v36:
==> flow/design.v (excerpt) <==
module ALU #(parameter w = 8) (
    clk, rst, CE, IN_valid, MODE, CMD, OPA, OPB, Cin,
    ERR, RES, OF, COUT, G, L, E);
make LEC_CHECK=0 CAP_MARGIN=20 CORE_MARGIN=2 CORE_UTILIZATION=72 CTS_CLUSTER_DIAMETER=28 CTS_CLUSTER_SIZE=47 PLACE_DENSITY_LB_ADDON=0.0 SLEW_MARGIN=20 finish   # period 4.77 ns
run.sh (not shown) runs the stock make flow with config.mk's settings and CLKGATE_MAP_FILE=.
v36 never completed; the flow aborted with a tool error in global routing (5_1_grt).
### v36 -> v24
- a deleted CTS_CLUSTER_DIAMETER that had been 28
- a deleted CTS_CLUSTER_SIZE that had been 47
- a deleted PLACE_DENSITY_LB_ADDON that had been 0.0
- a change of CORE_UTILIZATION from 72 to 58
- a change of the clock period (ns, I/O delays scaled along) from 4.77 to 4.1
==> comparison <==
- Finished, but not clean: v24, with negative setup slack.
- v24 ends up with higher number of cells upsized or downsized after cts than v36 does.
- Adder and majority gate portion of the synthesized area came out exactly the same in v36 and v24.
- As far as area after synthesis goes, v24 and v36 are indistinguishable; the numbers are identical.
Here is what was changed in the inputs of v48 compared with v24.
- PLACE_DENSITY newly set to 0.36
- CTS_CLUSTER_SIZE newly set to 98
- CORE_UTILIZATION changed from 58 to 72
- CORE_ASPECT_RATIO newly set to 0.74
- the clock period (ns, I/O delays scaled along) changed from 4.1 to 5.81
==> results <==
Diff v24 -> v48 | worst max-slew margin expressed relative to the limit | decrease of 11 points
Looking at total instance count after detailed placement, v48 sits 231 below v24.
Die span in y in v48 is 22% below v24.
On v48: non-clock buffer count is about 65% lower than what v24 gave.
[compare] base=v24 new=v48: first-pass GRT wire length fell about 12%, post-layout total power -52%, last weighted congestion value of the routability-driven placer +0.18.
v48 — global-route usage 4.3 points higher, v24 as reference
v48 ends up with lower design area than v24 does.
Apart from v24, each of v48 and v24 ends the flow with a layout that passes the timing, DRC and antenna checks.
Nothing crashed in v24 and all stages finished; the problem is that the final layout failed, the offending checks being negative setup slack.
Comparing v48 and v24, the higher clock share of power is on v48.
The inputs of v44 differ from those of v48 as listed below.
- CORE_ASPECT_RATIO removed (was 0.74)
- CORE_UTILIZATION changed from 72 to 65
- SETUP_SLACK_MARGIN newly set to -0.29
- CTS_CLUSTER_SIZE removed (was 98)
- PLACE_DENSITY removed (was 0.36)
- the clock period (ns, I/O delays scaled along) changed from 5.81 to 4.97
### Flow results
Summary of v48 and v44: one run falls short of a clean finish, namely v44. v44 vs v48 — die width dropped by a little under 10%. v48 → v44: switching part of the total power fell 1.7 points; final instance area rose 14%.
Setup changes, v44 to v54
- swapping 65 for 69 in CORE_UTILIZATION
- putting CTS_CLUSTER_DIAMETER at 36 where nothing was set
- swapping 4.97 for 4.85 in the clock period (ns, I/O delays scaled along)
Notes after the runs:
What the final checks of v54 revealed, after a flow that finished every stage, was a layout that fails on negative setup slack. On post-layout period usage of the worst path: between v54 and v44, it ends up lower for v44. In v54, the max-slew headroom at the worst pin came out 2.3 points below the value in v44. On filler cell count, the higher figure sits with v44, not v54. The final reports for v54 and v44 show layout overhead on the synthesized area lower in the former. In v54 relative to v44, largest vdd supply drop had gone down by more than 10%. Synthesized cell count came out exactly the same in v54 and v44. Critical path capture point: RES[14]$_DFFE_PP0P_ -> v44, RES[12]$_DFFE_PP0P_ -> v54. v54: final instance area lower than v44. v54 ended up with fewer standard cells than v44. | sequential power | v54 vs v44 | about 3% higher |.

* * *

The RTL this note starts from:
==> flow/design.v <==
module ALU #(parameter w = 8) (
    clk, rst, CE, IN_valid, MODE, CMD, OPA, OPB, Cin,
    ERR, RES, OF, COUT, G, L, E);
    input clk;
    input rst;
    input CE;
    input [1:0] IN_valid;
    input MODE;
    input [3:0] CMD;
    input [w-1:0] OPA;
    input [w-1:0] OPB;
    input Cin;
    output reg ERR;
    output reg OF;
    output reg COUT;
    output reg G;
    output reg L;
    output reg E;
    output reg [2*w:0] RES;
reg [1:0] IN_valid_t;
reg [3:0] CMD_t;
reg MODE_t, Cin_t;
reg [w-1:0] OPA_t, OPB_t;
reg ERR_t, OF_t, COUT_t, G_t, L_t, E_t;
reg [2*w:0] RES_t, RES_m;
reg signed [w-1:0] sOPA, sOPB;
reg signed [2*w:0] sRES;
reg [$clog2(w)-1:0] shift_amount;
always @(posedge clk or posedge rst) begin  
    if(rst) begin
        OPA_t <= 0;
        OPB_t <= 0;
        Cin_t <= 0;
        IN_valid_t <= 0;
        MODE_t <= 0;
        CMD_t <= 0; end
     else if(CE) begin
        OPA_t <= OPA;
        OPB_t <= OPB;
        Cin_t <= Cin;
        IN_valid_t <= IN_valid;
        MODE_t <= MODE;
        CMD_t <= CMD; end   
end
always @(*) begin
    ERR_t = 0;    
    sOPA = 0;
    sOPB = 0;
    sRES = 0;
    shift_amount = 0;
    OF_t = 0;
    COUT_t = 0;
    G_t = 0;
    L_t = 0;
    E_t = 0;
    RES_t = 0;
    if(MODE_t) begin
        case(CMD_t)
            4'b0000: begin 
                        if(IN_valid_t == 2'b11) begin
                            RES_t = OPA_t + OPB_t;
                            COUT_t = RES_t[w]; end
                        else ERR_t = 1; end
            4'b0001: begin 
                        if(IN_valid_t == 2'b11) begin
                            RES_t = OPA_t - OPB_t;
                            OF_t = (OPA_t < OPB_t) ? 1 : 0; end
                        else ERR_t = 1; end
            4'b0010: begin 
                        if(IN_valid_t == 2'b11) begin
                            RES_t = OPA_t + OPB_t + Cin_t;
                            COUT_t = RES_t[w]; end
                        else ERR_t = 1; end
            4'b0011: begin 
                        if(IN_valid_t == 2'b11) begin
                            RES_t = OPA_t - OPB_t - Cin_t;
                            OF_t = (OPA_t < (OPB_t + Cin_t)); end
                        else ERR_t = 1; end
            4'b0100: begin 
                        if(IN_valid_t[0] == 1'b1) begin
                            RES_t = OPA_t + 1'b1;
                            COUT_t = RES_t[w]; end
                        else ERR_t = 1; end
            4'b0101: begin 
                        if(IN_valid_t[0] == 1'b1) begin
                            RES_t = OPA_t - 1'b1;
                            OF_t = RES_t[w]; end
                        else ERR_t = 1; end
            4'b0110: begin 
                        if(IN_valid_t[1] == 1'b1) begin
                            RES_t = OPB_t + 1'b1;
                            COUT_t = RES_t[w]; end
                        else ERR_t = 1; end
            4'b0111: begin 
                        if(IN_valid_t[1] == 1'b1) begin
                            RES_t = OPB_t - 1'b1;
                            OF_t = RES_t[w]; end
                        else ERR_t = 1; end
            4'b1000: begin 
                        if(IN_valid_t == 2'b11) begin
                            E_t = (OPA_t == OPB_t) ? 1 : 0;
                            L_t = (OPA_t < OPB_t) ? 1 : 0;
                            G_t = (OPA_t > OPB_t) ? 1 : 0; end
                        else ERR_t = 1; end
            4'b1001: begin 
                        if(IN_valid_t == 2'b11) begin
                            RES_t = (OPA_t + 1) * (OPB_t + 1); end
                        else ERR_t = 1; end
            4'b1010: begin 
                        if(IN_valid_t == 2'b11) begin
                            RES_t = (OPA_t << 1) * OPB_t; end
                        else ERR_t = 1; end
            4'b1011: begin
                        if(IN_valid_t == 2'b11) begin
                            sOPA = $signed(OPA_t);
                            sOPB = $signed(OPB_t);
                            sRES = sOPA + sOPB;
                            RES_t = sRES;
                            OF_t = ((sOPA[w-1] == sOPB[w-1]) && (sRES[w-1] != sOPA[w-1]));
                            E_t = (sOPA == sOPB) ? 1 : 0;
                            L_t = (sOPA < sOPB) ? 1 : 0;
                            G_t = (sOPA > sOPB) ? 1 : 0; end
                        else ERR_t = 1; end
            4'b1100: begin
                        if(IN_valid_t == 2'b11) begin
                            sOPA = $signed(OPA_t);
                            sOPB = $signed(OPB_t);
                            sRES = sOPA - sOPB;
                            RES_t = sRES;
                            OF_t = ((sOPA[w-1] != sOPB[w-1]) && (sRES[w-1] != sOPA[w-1]));
                            E_t = (sOPA == sOPB) ? 1 : 0;
                            L_t = (sOPA < sOPB) ? 1 : 0;
                            G_t = (sOPA > sOPB) ? 1 : 0; end
                        else ERR_t = 1; end
            default: begin
                        RES_t = 0;
                        COUT_t = 1'b0;
                        OF_t = 1'b0;
                        G_t = 1'b0;
                        E_t = 1'b0;
                        L_t = 1'b0;
                        ERR_t = 1'b1; end
             endcase
             end
    else begin 
        case(CMD_t)
          4'b0000: begin
                      if(IN_valid_t == 2'b11) begin
                          RES_t = OPA_t & OPB_t; end
                      else ERR_t = 1; end
          4'b0001: begin
                      if(IN_valid_t == 2'b11) begin
                          RES_t = ~(OPA_t & OPB_t);
                          RES_t[2*w-1 : 8] = 0; end
                      else ERR_t = 1; end
          4'b0010: begin
                      if(IN_valid_t == 2'b11) begin
                          RES_t = OPA_t | OPB_t; end
                      else ERR_t = 1; end
          4'b0011: begin
                      if(IN_valid_t == 2'b11) begin
                          RES_t = ~(OPA_t | OPB_t);
                          RES_t[2*w-1 : 8] = 0; end
                      else ERR_t = 1; end
          4'b0100: begin
                      if(IN_valid_t == 2'b11) begin
                          RES_t = OPA_t ^ OPB_t; end
                      else ERR_t = 1; end
          4'b0101: begin
                      if(IN_valid_t == 2'b11) begin
                          RES_t = ~(OPA_t ^ OPB_t);
                          RES_t[2*w-1 : 8] = 0; end
                      else ERR_t = 1; end
          4'b0110: begin
                      if(IN_valid_t[0] == 1'b1) begin
                          RES_t = ~OPA_t;
                          RES_t[2*w-1 : 8] = 0; end
                      else ERR_t = 1; end
          4'b0111: begin
                      if(IN_valid_t[1] == 1'b1) begin
                          RES_t = ~OPB_t;
                          RES_t[2*w-1 : 8] = 0; end
                      else ERR_t = 1; end
          4'b1000: begin
                      if(IN_valid_t[0] == 1'b1) begin
                          RES_t = OPA_t >> 1; end
                      else ERR_t = 1; end
          4'b1001: begin
                      if(IN_valid_t[0] == 1'b1) begin
                          RES_t = OPA_t << 1; end
                      else ERR_t = 1; end
          4'b1010: begin
                      if(IN_valid_t[1] == 1'b1) begin
                          RES_t = OPB_t >> 1; end
                      else ERR_t = 1; end
          4'b1011: begin
                      if(IN_valid_t[1] == 1'b1) begin
                          RES_t = OPB_t << 1; end
                      else ERR_t = 1; end
          4'b1100: begin 
                      if(IN_valid_t == 2'b11) begin
                          if( |(OPB_t[(w-1) : ($clog2(w)+1)]))
                               ERR_t = 1;
                          else begin
                               shift_amount = OPB_t[$clog2(w)-1:0];
                               RES_t = {1'b0, ((OPA_t << shift_amount) | OPA_t >> (w - shift_amount))}; end end
                      else  ERR_t = 1; end
          4'b1101: begin 
                      if(IN_valid_t == 2'b11) begin
                          if( |(OPB_t[(w-1) : ($clog2(w)+1)]))
                               ERR_t = 1;
                          else begin
                               shift_amount = OPB_t[$clog2(w)-1:0];
                               RES_t = {1'b0, ((OPA_t >> shift_amount) | OPA_t << (w - shift_amount))}; end end
                      else  ERR_t = 1; end
          default: begin
                        RES_t = 0;
                        ERR_t = 1'b1; end
             endcase
             end
end
always @(posedge clk or posedge rst) begin
    if (rst) begin
        RES  <= 0;
        COUT <= 0;
        OF   <= 0;
        G    <= 0;
        L    <= 0;
        E    <= 0;
        ERR  <= 0;
        RES_m <= 0;
    end 
    else if (CE) begin
        if ((CMD_t == 4'b1001 || CMD_t == 4'b1010) && MODE_t == 1) begin
            RES_m <= RES_t;
            RES <= RES_m;
        end
        else
            RES <= RES_t;
            COUT <= COUT_t;
            OF   <= OF_t;
            G    <= G_t;
            L    <= L_t;
            E    <= E_t;
            ERR  <= ERR_t;
  end
end
endmodule
clock: 4.73 ns
lec_check: 0
abc_area: 0
cap_margin: 10
cell_pad_in_sites_detail_placement: 1
core_aspect_ratio: 1.09
core_margin: 3
core_utilization: 49
cts_cluster_diameter: 357
cts_cluster_size: 12
gpl_timing_driven: 0
max_routing_layer: met4
min_routing_layer: met2
place_density_lb_addon: 0.01
setup_slack_margin: 1.29
slew_margin: 20
The first run failed in global routing (5_1_grt) with GRT-0116.
==> next run, changes <==
- ABC_AREA: 0 -> not set
- CELL_PAD_IN_SITES_DETAIL_PLACEMENT: 1 -> not set
- CORE_ASPECT_RATIO: 1.09 -> not set
- GPL_TIMING_DRIVEN: 0 -> not set
- HOLD_SLACK_MARGIN: not set -> 0.13
- MIN_ROUTING_LAYER: met2 -> not set
- clock period: 4.73 -> 6.0 ns (I/O delays scaled with it)
Effect: This time the run ran to the end with no violations. Area after synthesis does not change. Die area barely changes. Synthesized cell count is unchanged.
==> next run, changes <==
- CAP_MARGIN: 10 -> 20
- CORE_MARGIN: 3 -> 2
- CORE_UTILIZATION: 49 -> 40
- CTS_CLUSTER_DIAMETER: 357 -> not set
- CTS_CLUSTER_SIZE: 12 -> not set
- HOLD_SLACK_MARGIN: 0.13 -> not set
- MAX_ROUTING_LAYER: met4 -> not set
- PLACE_DENSITY_LB_ADDON: 0.01 -> not set
- SETUP_SLACK_MARGIN: 1.29 -> not set
- clock period: 6.0 -> 5.79 ns (I/O delays scaled with it)
The new run finished clean.
Maximum frequency drops by 5.5%.
Synthesized area stays the same.
Sequential power climbs by about 3%.
Global-route usage drops by 7.1 points.
Routed wire length drops by 2.2%.
Hold slack stays flat.
Via count drops by about 3%.
Worst setup slack got worse by 520 ps.
Register-to-register slack got worse by 520 ps.
Power drops by 9.5%.
==> next run, changes <==
- CORE_UTILIZATION: 40 -> 72
- CTS_CLUSTER_DIAMETER: not set -> 370
- clock period: 5.79 -> 2.96 ns (I/O delays scaled with it)
=>
- This time the run stopped in clock tree synthesis (4_1_cts)
- die size came out lower by 44%
- area after synthesis stays the same
- synthesized cell count is unchanged
==> next run, changes <==
- ABC_AREA: not set -> 1
- CORE_ASPECT_RATIO: not set -> 0.5
- CTS_CLUSTER_SIZE: not set -> 10
- PLACE_DENSITY: not set -> 0.42
- SETUP_SLACK_MARGIN: not set -> 0.87
- TNS_END_PERCENT: not set -> 50
The new run never finished: it broke off in global routing (5_1_grt) on GRT-0116.
Die size came out higher by a few percent.
Area after synthesis came out higher by a few percent.
Synthesized cell count came out higher by a quarter to a third.
==> next run, changes <==
- CORE_ASPECT_RATIO: 0.5 -> not set
- CTS_CLUSTER_SIZE: 10 -> 100
- TNS_END_PERCENT: 50 -> not set
Effect: The new run ended with an error in clock tree synthesis (4_1_cts); die area goes down by 0.35%; area after synthesis does not change; synthesized cell count stays the same.

* * *

== build 70 ==
// ALU: RTL as listed in full above, without the edits since
export LEC_CHECK = 0
export CAP_MARGIN = 20
export CORE_MARGIN = 2
export CORE_UTILIZATION = 40
export CTS_CLUSTER_DIAMETER = 357
export HOLD_SLACK_MARGIN = 0.13
export MAX_ROUTING_LAYER = met4
export SLEW_MARGIN = 20
create_clock -name core_clock -period 6.0 [get_ports {clk}]
Build 70 finished every step from synthesis to the final layout, and the layout passed the timing, DRC and antenna checks.
### build 70 -> build 52
- CELL_PAD_IN_SITES_GLOBAL_PLACEMENT newly set to 3
- CTS_CLUSTER_SIZE newly set to 98
- TNS_END_PERCENT newly set to 10
- PLACE_DENSITY newly set to 0.35
- HOLD_SLACK_MARGIN removed (was 0.13)
- CORE_UTILIZATION changed from 40 to 23
- CTS_CLUSTER_DIAMETER changed from 357 to 332
- MAX_ROUTING_LAYER removed (was met4)
- CORE_MARGIN changed from 2 to 8
- CORE_ASPECT_RATIO newly set to 0.5
Findings:
- From build 70 to build 52, number of max-slew violations in the final report did not move at all.
- Looking at hold slack, build 52 sits 0.0040 ns below build 70.
- Sequential share of layout area, build 52 and build 70: lower on build 52
- Final weighted congestion in routability-driven placement, build 52 vs build 70: down by more than 10%
- On build 52: share of total power in combinational logic is 1.0 points higher than what build 70 gave.
- STATUS achievable clock frequency: build 52 loses against build 70
- Build 70 -> build 52: peak supply drop decreased by more than 10%
- Taking build 70 as the reference point, the global-route usage over all layers of build 52 falls by 12 points.
- Delta (build 52 minus build 70): number of DRC violations after detailed-routing iteration 0 moved down, met2 wirelength from detailed routing moved up.
Inputs modified between build 52 and build 29:
- setting SETUP_SLACK_MARGIN to -0.07 for the first time
- changing CORE_UTILIZATION from 23 to 45
- changing CELL_PAD_IN_SITES_GLOBAL_PLACEMENT from 3 to 2
- changing CORE_ASPECT_RATIO from 0.5 to 1.91
==> results <==
Looking at final area across both flows, build 29 is the stronger of the two, with build 52 trailing.
On fmax, build 52 loses to build 29.
Global-route usage | build 29 above build 52
Power density relative to cell area (build 29 / build 52): 0.944
Against build 52, build 29 comes in 22 points higher on starting density of the core.
[build 29 vs build 52] final critical-path setup slack: higher in build 29
Re synthesized cell count: no difference whatsoever between build 52 and build 29.
Here is what was changed in the inputs of build 88 compared with build 29.
- clearing TNS_END_PERCENT, which used to be 10
- clearing CTS_CLUSTER_SIZE, which used to be 98
- swapping 8 for 2 in CORE_MARGIN
- clearing CELL_PAD_IN_SITES_GLOBAL_PLACEMENT, which used to be 2
- clearing SETUP_SLACK_MARGIN, which used to be -0.07
- clearing CTS_CLUSTER_DIAMETER, which used to be 332
- swapping 45 for 39 in CORE_UTILIZATION
- clearing PLACE_DENSITY, which used to be 0.35
- clearing CORE_ASPECT_RATIO, which used to be 1.91
- swapping 6.0 for 5.79 in the clock period (ns, I/O delays scaled along)
[summary]
Final hold slack (build 88 over build 29): increase, 0.0060 ns. Compared to build 29, build 88 has reported sequential group power about 4% higher. Wire: build 88 routes less than build 29. Build 88: via count is about 1.3% lower than what build 29 reported. Compared with build 29, build 88 is hungrier on power. Between build 88 and build 29, it is build 88 whose net load switching power is higher, by about 16%. Worst setup slack before clock tree synthesis: build 88 lower than build 29.
The following lists how build 10 was set up differently from build 88:
- CORE_UTILIZATION now 72, was 39
- SETUP_SLACK_MARGIN now -0.29, previously not set
- CTS_CLUSTER_SIZE now 31, previously not set
- PLACE_DENSITY now 0.67, previously not set
- the clock period (ns, I/O delays scaled along) now 4.97, was 5.79
[summary]
Build 88 -> build 10: buffer levels on the longest clock path delta 0, exact match. Build 10 terminated abnormally: global routing reported GRT-0116. [compare] base=build 88 new=build 10: die area moved down, final estimated routing congestion in global placement moved up, post-cts repair resize count moved up.
Power is estimated from default activity; no workload was simulated.
